## job 7449
==> flow/design.v (excerpt) <==
module k580vm80a
(
   input         pin_clk,        
   input         pin_f1,         
   input         pin_f2,         
   input         pin_reset,      
   output [15:0] pin_a,          
   output  [7:0] pin_dout,       
   input   [7:0] pin_din,        
   output        pin_aena,       
   output        pin_dena,       
   input         pin_hold,      
   output        pin_hlda,      
   input         pin_ready,     
   output        pin_wait,      
   input         pin_int,       
   output        pin_inte,      
   output        pin_sync,      
   output        pin_dbin,      
   output        pin_wr_n
);
wire  [7:0]    d;
reg   [7:0]    db, di;
reg   [15:0]   a;
wire           clk, f1, f2;
reg            abufena, db_ena, db_stb, dbin_pin, dbinf2;
reg            reset;
wire           ready;
wire           dbin_ext;
reg            t851, t404, t382, t383, t712, t735, t773;
reg            hold, hlda_pin;
wire           hlda, h889;
reg            wr_n, t1124, t1011, sync;
wire           ready_int;
reg   [15:0]   r16_pc, r16_hl, r16_de, r16_bc, r16_sp, r16_wz, mxo;
wire  [15:0]   mxi;
wire           mxr0, mxr1, mxr2, mxr3, mxr4, mxr5;
wire           mxwh, mxwl, mxrh, mxrl, mxw16, mxwadr;
wire           dec16, inc16, iad16;
reg            xchg_dh, xchg_tt, t3144;
wire           t1460, t1467, t1513, t1514, t1519;
wire           sy_inta, sy_wo_n, sy_hlta, sy_out, sy_m1, sy_inp, sy_memr;
reg            sy_stack;
wire           thalt, twt2;
reg            t1, t2, tw, t3, t4, t5;
reg            t1f1, t2f1, twf1, t3f1, t4f1, t5f1;
reg            m1, m2, m3, m4, m5;
reg            m1f1, m2f1, m3f1, m4f1, m5f1;
wire           start, ms0, ms1, m836, m839, m871;
reg            eom, t789, t887, t953, t976, t980;
reg            intr, inta, inte, mstart, minta;
wire           irq;
reg   [7:0]    i;
reg            i25, i14, i03;
wire           imx, acc_sel;
wire           id_op, id_io, id_in, id_popsw, id_pupsw,
               id_nop, id_lxi, id_inx, id_inr, id_dcr, id_idr, id_mvi, id_dad,
               id_dcx, id_opa, id_idm, id_hlt, id_mov, id_opm, id_pop, id_rst,
               id_cxx, id_jxx, id_rxx, id_ret, id_jmp, id_opi, id_out, id_11x,
               id_rlc, id_rxc, id_rar, id_sha, id_daa, id_cma, id_stc, id_cmc,
               id_add, id_adc, id_sub, id_sbb, id_ana, id_xra, id_ora, id_cmp,
  ...
Size: about 1,400 cells after synthesis, roughly 250 flip-flops.
export LEC_CHECK = 0
export ABC_AREA = 1
export CAP_MARGIN = 35
export CELL_PAD_IN_SITES_DETAIL_PLACEMENT = 0
export CELL_PAD_IN_SITES_GLOBAL_PLACEMENT = 3
export CORE_MARGIN = 9
export CORE_UTILIZATION = 25
export CTS_CLUSTER_DIAMETER = 40
export CTS_CLUSTER_SIZE = 11
export GPL_ROUTABILITY_DRIVEN = 0
export GPL_TIMING_DRIVEN = 1
export MAX_ROUTING_LAYER = met5
export PLACE_DENSITY_LB_ADDON = 0.21
export SETUP_SLACK_MARGIN = 0.71
export SLEW_MARGIN = 20
export TNS_END_PERCENT = 15
create_clock -name core_clock -period 5.18 [get_ports {pin_clk}]
run.sh (not shown) runs the stock make flow with config.mk's settings and CLKGATE_MAP_FILE=.
Job 7449 closes out successfully: all stages finished, all timing, DRC and antenna checks passed.
What job 6967 does differently from job 7449 at the input level:
Settings: clearing CTS_CLUSTER_DIAMETER, which used to be 40; swapping 3 for 2 in CELL_PAD_IN_SITES_GLOBAL_PLACEMENT; clearing CTS_CLUSTER_SIZE, which used to be 11; swapping 0.71 for 1.02 in SETUP_SLACK_MARGIN; clearing PLACE_DENSITY_LB_ADDON, which used to be 0.21; swapping 25 for 72 in CORE_UTILIZATION; swapping 9 for 3 in CORE_MARGIN; clearing CELL_PAD_IN_SITES_DETAIL_PLACEMENT, which used to be 0; clearing GPL_TIMING_DRIVEN, which used to be 1; clearing GPL_ROUTABILITY_DRIVEN, which used to be 0; clearing TNS_END_PERCENT, which used to be 15; swapping 35 for 20 in CAP_MARGIN; swapping 5.18 for 3.88 in the clock period (ns, I/O delays scaled along).
## What came out
- There was hardly any difference in number of enable flip-flop cells between job 6967 and job 7449.
- The total cells reported by yosys after synthesis of job 6967 and that of job 7449 are within noise of each other.
- Vertical die dimension on job 6967 is down relative to job 7449.
- Job 6967 did not finish: a tool error stopped it during global placement without I/O.
- Job 7449 -> job 6967: unique cell type count in the Yosys netlist flat
- Between job 6967 and job 7449, floorplan row count is lower for job 6967, job 7449 comes in above that.
- Re post-synthesis instance total: no difference whatsoever between job 6967 and job 7449.
- Against job 7449, job 6967 comes in 0.041 mm2 lower on die size.
#### Input delta (job 2071 over job 6967)
Settings: an added CTS_CLUSTER_SIZE of 14; a deleted MAX_ROUTING_LAYER that had been met5; a deleted CELL_PAD_IN_SITES_GLOBAL_PLACEMENT that had been 2; a change of CORE_MARGIN from 3 to 2; a deleted SETUP_SLACK_MARGIN that had been 1.02; a change of the clock period (ns, I/O delays scaled along) from 3.88 to 3.84.
==> comparison <==
Job 2071 is listed as incomplete: the tool reported an error in global routing and the run ended there. Higher horizontal die dimension was reported by job 6967, not job 2071. ~same post-synthesis share of cell area spent on full adders, half adders and majority gates in job 2071 and job 6967. Placeable core area: job 2071 and job 6967 compared, lower one is job 6967. Side by side, fraction of the core area occupied by cells at floorplan turned out lower in job 2071 than in job 6967. Job 2071 against job 6967: die area dropped 2.8%; vertical extent of the die went down; placement row count moved up; average size of a mapped cell held steady.
## Diff of input files: job 455 against job 2071
Settings: CORE_UTILIZATION now 17, was 72; ABC_AREA no longer set, was 1; CTS_CLUSTER_SIZE no longer set, was 14; the clock period (ns, I/O delays scaled along) now 6.48, was 3.84.
Findings:
- Job 2071: it failed during global routing, and the tool reported GRT-0232.
- Job 455 reached the end of the flow, and the finished layout is clean on the timing, DRC and antenna checks.
- Lower yosys stat cell total goes to job 455 over job 2071.
- The synthesized cell count in job 455 sits 3.3% below the value recorded for job 2071.
- Area after synthesis of job 455 exceeds that of job 2071 by a little under 10%.
- A top logic cell family in the synthesized netlist of AND-OR/OR-AND gates is what job 455 shows, while simple AND/OR/NAND/NOR gates belongs to job 2071.
- Die height was higher in the run labelled job 455.
- In job 455 the net count of the mapped netlist turned out 45 lower than in job 2071.
- Die area delta (job 455 − job 2071): unfavourable
Relative to job 455, the following input files were edited for job 6068:
Settings: TNS_END_PERCENT: unset -> 75; ABC_AREA: unset -> 1; CORE_UTILIZATION: 17 -> 66; CTS_CLUSTER_SIZE: unset -> 71; the clock period (ns, I/O delays scaled along): 6.48 -> 3.6.
--- outcome ---
Cmp job 6068 and job 455 / total power of the final layout / higher: job 6068
The run showing the smaller cell-internal power is job 455.
Relative to job 455, the number of global-route vias before repair of job 6068 is higher by about 7%.
When job 6068 is measured against job 455, its shortest period the worst path allows turns out 1440 ps lower.
Row yosys stat chip area: job 6068 lower / job 455 higher
Job 6068 vs. job 455: critical path depth went up by 11.
Although job 6068 finished all stages, its layout failed final checks on setup timing.
The worst setup slack number comes out higher for job 455 vs job 6068.
Of job 6068 and job 455, it is job 6068 that has the higher placer congestion estimate.


## job 101
Starting RTL as in the previous note.
==> flow/config.mk <==
export PLATFORM = sky130hd
export DESIGN_NAME = k580vm80a
export DESIGN_NICKNAME = k580vm80a
export VERILOG_FILES = /design/flow/design.v
export SDC_FILE = /design/flow/constraint.sdc
export NUM_CORES = 4
export LEC_CHECK = 0
export ABC_AREA = 1
export CAP_MARGIN = 20
export CELL_PAD_IN_SITES_GLOBAL_PLACEMENT = 2
export CORE_ASPECT_RATIO = 0.97
export CORE_MARGIN = 3
export CORE_UTILIZATION = 62
export MAX_ROUTING_LAYER = met5
export MIN_ROUTING_LAYER = met2
export PLACE_DENSITY = 0.53
export SLEW_MARGIN = 20
==> flow/constraint.sdc <==
create_clock -name core_clock -period 3.88 [get_ports {pin_clk}]
set_input_delay 0.7760 -clock core_clock [delete_from_list [all_inputs] [get_ports {pin_clk}]]
set_output_delay 0.7760 -clock core_clock [all_outputs]
set_load 0.01 [all_outputs]
Job 101 did not finish; a tool error ended it in global placement without I/O.
Changes in job 102 relative to job 101:
- a deleted MAX_ROUTING_LAYER that had been met5
- a change of CORE_UTILIZATION from 62 to 66
- a deleted PLACE_DENSITY that had been 0.53
- a deleted CORE_ASPECT_RATIO that had been 0.97
- a deleted CELL_PAD_IN_SITES_GLOBAL_PLACEMENT that had been 2
- a deleted MIN_ROUTING_LAYER that had been met2
- a change of CORE_MARGIN from 3 to 2
- a change of the clock period (ns, I/O delays scaled along) from 3.88 to 3.6
### Flow results
- Any difference in synthesized area between job 101 and job 102 is small enough to ignore.
- As far as number of flip-flops and latches in the synthesized netlist goes, job 102 and job 101 are indistinguishable; the numbers are identical.
- Area fraction in full adders, half adders and majority gates came out exactly the same in job 101 and job 102.
- Post-synth area from yosys stat: job 101 vs job 102 identical
- In job 102 the implementation ran to completion but is not tape-out ready, as the final checks report negative setup slack.
- When job 102 is set beside job 101, its die width turns out to be 5.7% smaller.
- Looking only at vertical extent of the die, and setting everything else aside, the lower value of job 101 and job 102 goes to job 102.
- [job 102] share of the core filled by cells before placement rose 3.1 points relative to job 101
- Per the comparison of job 102 with job 101, fraction of the mapped netlist area in simple logic gates essentially unchanged, number of instances in the synthesized netlist essentially unchanged, area of the core decreased about 4.7%, die size now smaller.


== v53 ==
Starting RTL as in the previous note.
clock: 4.91 ns
lec_check: 0
cap_margin: 20
cell_pad_in_sites_detail_placement: 0
cell_pad_in_sites_global_placement: 3
core_margin: 2
core_utilization: 25
gpl_routability_driven: 1
gpl_timing_driven: 1
max_routing_layer: met5
place_density_lb_addon: 0.21
slew_margin: 30
v53 went all the way through synthesis, placement and routing and the layout is clean on timing, DRC and antenna.
Changes in v45 relative to v53:
# v53
export LEC_CHECK = 0
export CAP_MARGIN = 20
export CELL_PAD_IN_SITES_DETAIL_PLACEMENT = 0
export CELL_PAD_IN_SITES_GLOBAL_PLACEMENT = 3
export CORE_MARGIN = 2
export CORE_UTILIZATION = 25
export GPL_ROUTABILITY_DRIVEN = 1
export GPL_TIMING_DRIVEN = 1
export MAX_ROUTING_LAYER = met5
export PLACE_DENSITY_LB_ADDON = 0.21
export SLEW_MARGIN = 30
create_clock -name core_clock -period 4.91 [get_ports {pin_clk}]
# v45
export LEC_CHECK = 0
export ABC_AREA = 1
export CAP_MARGIN = 20
export CORE_MARGIN = 2
export CORE_UTILIZATION = 72
export MAX_ROUTING_LAYER = met5
export SETUP_SLACK_MARGIN = 1.02
export SLEW_MARGIN = 40
create_clock -name core_clock -period 3.88 [get_ports {pin_clk}]
### Flow results
- v45 never completed; the flow aborted with a tool error in global routing.
- On core area, v45 does better than v53.
- For TritonCTS buffer count, dividing the value from v45 by the value from v53 gives 0.76.
- Summary of v45 over v53: number of placed instances with taps included lower; post-synth design cell area fell about 7%.
Input changes introduced in v42 (baseline for comparison: v45):
# v45
export LEC_CHECK = 0
export ABC_AREA = 1
export CAP_MARGIN = 20
export CORE_MARGIN = 2
export CORE_UTILIZATION = 72
export MAX_ROUTING_LAYER = met5
export SETUP_SLACK_MARGIN = 1.02
export SLEW_MARGIN = 40
create_clock -name core_clock -period 3.88 [get_ports {pin_clk}]
# v42
export LEC_CHECK = 0
export CAP_MARGIN = 20
export CORE_MARGIN = 2
export CORE_UTILIZATION = 57
export SLEW_MARGIN = 20
create_clock -name core_clock -period 6.29 [get_ports {pin_clk}]
==> comparison <==
Post-synthesis adder-cell area fraction, v45 and v42: lower on v42. NOTE: area fraction in compound gates after synthesis in v42 exceeds that of v45. Stage in which a tool error killed v45: global routing. v42 | status: complete | timing, DRC, antenna: pass. As of v42, area of the die had risen by more than a quarter compared to v45. Final weighted congestion in routability-driven placement was higher in the run labelled v45. NOTE summed instance area of the synthesized netlist v45->v42 increased by a little under 10%. Min placement row count across v45 and v42: v45.
--- input diff v42..v10 ---
# v42
export LEC_CHECK = 0
export CAP_MARGIN = 20
export CORE_MARGIN = 2
export CORE_UTILIZATION = 57
export SLEW_MARGIN = 20
create_clock -name core_clock -period 6.29 [get_ports {pin_clk}]
# v10
export LEC_CHECK = 0
export ABC_AREA = 1
export CAP_MARGIN = 20
export CORE_MARGIN = 2
export CORE_UTILIZATION = 66
export CTS_CLUSTER_SIZE = 29
export SETUP_SLACK_MARGIN = 0.76
export SLEW_MARGIN = 20
create_clock -name core_clock -period 3.78 [get_ports {pin_clk}]
- Although it ran to completion, v10 produced a layout that fails the final checks because of setup timing.
- Compared with v42, v10 shows worst path setup slack after routing lower by 1.11 ns.
- [v10] buffer-and-inverter tally for the worst setup path rose 5 relative to v42
- Of the two values seen for top routing layer in use, met4 was produced by v42 and met5 by v10.
- Compared v10 vs v42, and clock share of power is down in v10.
- v10 vs. v42: post-synth net total now sits higher, power density normalized to cell area picked up an extra about 60%, measured slew at the worst slew-check pin rose 0.011 ns.
- For power, dividing the value from v42 by the value from v10 gives 0.58.
- Maximum frequency from static timing analysis for v10 is higher than for v42.
- v42 → v10: placement-stage cell area now larger, part of the cycle the worst path needs now larger.
Here is what was changed in the inputs of v9 compared with v10.
# v10
export LEC_CHECK = 0
export ABC_AREA = 1
export CAP_MARGIN = 20
export CORE_MARGIN = 2
export CORE_UTILIZATION = 66
export CTS_CLUSTER_SIZE = 29
export SETUP_SLACK_MARGIN = 0.76
export SLEW_MARGIN = 20
create_clock -name core_clock -period 3.78 [get_ports {pin_clk}]
# v9
export LEC_CHECK = 0
export ABC_AREA = 1
export CAP_MARGIN = 20
export CORE_MARGIN = 2
export CORE_UTILIZATION = 40
export MAX_ROUTING_LAYER = met4
export SLEW_MARGIN = 20
create_clock -name core_clock -period 8.0 [get_ports {pin_clk}]
==> comparison <==
- v9: done, clean on timing, DRC and antenna
- Net switching share of the total power: lower on v9
- Diff v10 -> v9: net count of the finished layout shrank by 11%; synthesis-to-finish area growth shows a reduction of 16 points; detailed-routed wire length on met3 went down by about 75%; total non-filler cell area in the finished layout fell by about 12%; placement-stage worst setup slack moved up.
#### Input delta (v41 over v9)
# v9
export LEC_CHECK = 0
export ABC_AREA = 1
export CAP_MARGIN = 20
export CORE_MARGIN = 2
export CORE_UTILIZATION = 40
export MAX_ROUTING_LAYER = met4
export SLEW_MARGIN = 20
create_clock -name core_clock -period 8.0 [get_ports {pin_clk}]
# v41
export LEC_CHECK = 0
export CAP_MARGIN = 20
export CORE_MARGIN = 2
export CORE_UTILIZATION = 68
export CTS_CLUSTER_SIZE = 29
export SLEW_MARGIN = 20
create_clock -name core_clock -period 3.73 [get_ports {pin_clk}]
Findings:
- In v41 the implementation completed, yet the final layout does not meet the checks, the culprit being setup timing.
- Taking v9 as the reference, in v41 area after synthesis picked up an extra 7.2%; largest fanout on the critical path lost 5; logic gate share of total power picked up an extra 10 points; final weighted congestion in routability-driven placement picked up an extra 0.057.
- The top layer used by detailed routing comes out met4 in one run and met5 in the other, namely in v9 and v41 respectively.
- Comparing v41 and v9, the lower yosys stat cell total was measured on v41.
- Relative to v9, number of gates given a new drive strength after cts increased by 99 in v41.
- v41 vs. v9: overall power after layout went up, register-to-register slack went down.
- A startpoint of the most critical setup path of i[7]$_DFFE_PP_ is what v41 shows, while i[2]$_DFFE_PP_ belongs to v9.
- Min proportion of cell area occupied by registers across v41 and v9: v41
No activity file was given, so power comes from the tool's default toggle rates.
